==> garnet <==
==> flow/design.v <==
module sort_top (
  input             clk,
  input      [31:0] a, b, c, d, e, f,
  output reg [31:0] m, n, o, p, q, r
);
  reg  [31:0] a_q, b_q, c_q, d_q, e_q, f_q;
  wire [31:0] m_w, n_w, o_w, p_w, q_w, r_w;
  always @(posedge clk) begin
    a_q <= a; b_q <= b; c_q <= c; d_q <= d; e_q <= e; f_q <= f;
    m <= m_w; n <= n_w; o <= o_w; p <= p_w; q <= q_w; r <= r_w;
  end
  sort u_sort (
    .a(a_q), .b(b_q), .c(c_q), .d(d_q), .e(e_q), .f(f_q),
    .m(m_w), .n(n_w), .o(o_w), .p(p_w), .q(q_w), .r(r_w)
  );
endmodule

module sort(
  input [31:0]a,b,c,d,e,f,
  output reg [31:0]m,n,o,p,q,r);
  reg [31:0]mem[5:0];
  reg [31:0]t;
  always@(*)
    begin
      mem[0]=a;
      mem[1]=b;
      mem[2]=c;
      mem[3]=d;
      mem[4]=e;
      mem[5]=f;
      for(int i=0;i<6;i++)
        begin
          for(int j=0;j<5;j++)
            begin
              if(mem[j]<mem[j+1])
                begin
                  t = mem[j];
                  mem[j]=mem[j+1];
                  mem[j+1]=t;
                end
            end
        end
      m=mem[0];
      n=mem[1];
      o=mem[2];
      p=mem[3];
      q=mem[4];
      r=mem[5];
    end
endmodule
==> flow/run.sh <==
#!/bin/bash
# the make line also repeats each setting of config.mk as NAME=value (left out here)
make -C /OpenROAD-flow-scripts/flow DESIGN_CONFIG=/design/flow/config.mk WORK_HOME=/design/flow/orfs CLKGATE_MAP_FILE= finish
==> flow/config.mk <==
export PLATFORM = sky130hd
export DESIGN_NAME = sort_top
export DESIGN_NICKNAME = sort_top
export VERILOG_FILES = /design/flow/design.v
export SDC_FILE = /design/flow/constraint.sdc
export NUM_CORES = 4
export LEC_CHECK = 0
export ABC_AREA = 0
export CAP_MARGIN = 20
export CELL_PAD_IN_SITES_DETAIL_PLACEMENT = 0
export CORE_ASPECT_RATIO = 0.59
export CORE_MARGIN = 3
export CORE_UTILIZATION = 51
export CTS_CLUSTER_SIZE = 46
export GPL_ROUTABILITY_DRIVEN = 1
export GPL_TIMING_DRIVEN = 1
export MAX_ROUTING_LAYER = met5
export SLEW_MARGIN = 20
==> flow/constraint.sdc <==
create_clock -name core_clock -period 23.8 [get_ports {clk}]
set_input_delay 4.7600 -clock core_clock [delete_from_list [all_inputs] [get_ports {clk}]]
set_output_delay 4.7600 -clock core_clock [all_outputs]
set_load 0.01 [all_outputs]
==> willow: changes against garnet <==
Settings changed: ABC_AREA 0 to not set, CELL_PAD_IN_SITES_DETAIL_PLACEMENT 0 to not set, CORE_ASPECT_RATIO 0.59 to not set, CORE_MARGIN 3 to 2, CORE_UTILIZATION 51 to 57, CTS_CLUSTER_SIZE 46 to not set, GPL_ROUTABILITY_DRIVEN 1 to not set, GPL_TIMING_DRIVEN 1 to not set, MAX_ROUTING_LAYER met5 to not set, SETUP_SLACK_MARGIN set to -2.0.
==> flow/constraint.sdc (replaced) <==
create_clock -name core_clock -period 38.2 [get_ports {clk}]
set_input_delay 7.6400 -clock core_clock [delete_from_list [all_inputs] [get_ports {clk}]]
set_output_delay 7.6400 -clock core_clock [all_outputs]
set_load 0.01 [all_outputs]
==> tundra: changes against garnet <==
Settings changed: CELL_PAD_IN_SITES_DETAIL_PLACEMENT 0 to 2, CORE_ASPECT_RATIO 0.59 to 0.91, CORE_MARGIN 3 to 6, CORE_UTILIZATION 51 to 40, CTS_CLUSTER_DIAMETER set to 156, CTS_CLUSTER_SIZE 46 to not set, GPL_ROUTABILITY_DRIVEN 1 to not set, GPL_TIMING_DRIVEN 1 to 0, MAX_ROUTING_LAYER met5 to not set, MIN_ROUTING_LAYER set to met2, PLACE_DENSITY_LB_ADDON set to 0.03.
==> flow/constraint.sdc (replaced) <==
create_clock -name core_clock -period 44.0 [get_ports {clk}]
set_input_delay 8.8000 -clock core_clock [delete_from_list [all_inputs] [get_ports {clk}]]
set_output_delay 8.8000 -clock core_clock [all_outputs]
set_load 0.01 [all_outputs]
==> fjord: changes against garnet <==
Settings changed: ABC_AREA 0 to not set, CELL_PAD_IN_SITES_DETAIL_PLACEMENT 0 to not set, CORE_ASPECT_RATIO 0.59 to not set, CORE_MARGIN 3 to 2, CORE_UTILIZATION 51 to 64, CTS_CLUSTER_SIZE 46 to not set, GPL_ROUTABILITY_DRIVEN 1 to not set, GPL_TIMING_DRIVEN 1 to not set, MAX_ROUTING_LAYER met5 to not set, SETUP_SLACK_MARGIN set to 3.56, TNS_END_PERCENT set to 5.
==> flow/constraint.sdc (replaced) <==
create_clock -name core_clock -period 18.7 [get_ports {clk}]
set_input_delay 3.7400 -clock core_clock [delete_from_list [all_inputs] [get_ports {clk}]]
set_output_delay 3.7400 -clock core_clock [all_outputs]
set_load 0.01 [all_outputs]
==> out/summary.txt <==
Result of the run = aborted with a tool error
Stop stage = 5_1_grt
Run-stopping error = [ERROR GRT-0116] Global routing finished with congestion. Check the congestion regions in the DRC Viewer.
Weighted congestion reported at the end of routability-driven placement = 1.20
Hpwl dp = 210000 um
Number of buffers created by CTS = 39
Vert. Die Dim = 303 um
X dimension of the die = 303 um
Met1 global-route usage = 61.1%
Sink count of the clock tree = 384
GR Util All Layers = 62.5%
Area enclosed by the die boundary = 91700 sq um
Resized cells post-CTS = 105
Met2 Usage GRT = 88.4%
Post-cts hold buffer count = 0
Floorplan core density = 57.6%
Total setup buffers inserted after CTS = 32
H-tree depth = 2
Cell chosen for the clock root = sky130_fd_sc_hd__clkbuf_16
Placement Setup Slack = -3.91 ns
The numbers above come from willow.

==> out/summary.txt <==
Result of the run = aborted with a tool error
Stop stage = 4_1_cts
Run-stopping error = [ERROR DPL-0033] detailed placement checks failed during check placement.
X dimension of the die = 386 um
Vert. Die Dim = 352 um
Floorplan core density = 40.4%
Placement Setup Slack = -20.44 ns
Total cells reported by yosys after synthesis = 7270
Predominant post-synthesis flop cell = sky130_fd_sc_hd__dfxtp_1
Area enclosed by the die boundary = 136000 sq um
Weighted congestion reported at the end of routability-driven placement = 1.32
Library cells used by synthesis = 96
Yosys chip area = 50900 sq um
Hpwl dp = 302000 um
The numbers above come from tundra.

==> out/summary.txt <==
Total setup buffers inserted after CTS = 160
Met2 Usage GRT = 97.6%
Run-stopping error = [ERROR GRT-0232] Routing congestion too high. Check the congestion heatmap in the GUI.
Cell chosen for the clock root = sky130_fd_sc_hd__clkbuf_16
Met1 global-route usage = 90.4%
Vert. Die Dim = 249 um
Hpwl dp = 259000 um
Stop stage = 5_1_grt
X dimension of the die = 417 um
Result of the run = aborted with a tool error
Sink count of the clock tree = 384
Post-cts hold buffer count = 0
H-tree depth = 2
The numbers above come from garnet.

==> out/summary.txt <==
Result of the run = aborted with a tool error
Stop stage = 3_5_place_dp
Run-stopping error = [ERROR DPL-0038] Utilization greater than 100%, impossible to legalize
Dominant comb cell = AND-OR/OR-AND gates
Floorplan core density = 64.5%
Ports placed on the boundary = 385
Weighted congestion reported at the end of routability-driven placement = 1.26
Vert. Die Dim = 286 um
X dimension of the die = 286 um
Number of flops mapped to enable cells by yosys = 0
Area enclosed by the die boundary = 81800 sq um
Part of the Yosys area used for sequential elements = 15.1%
Ys flops = 384
The numbers above come from fjord.

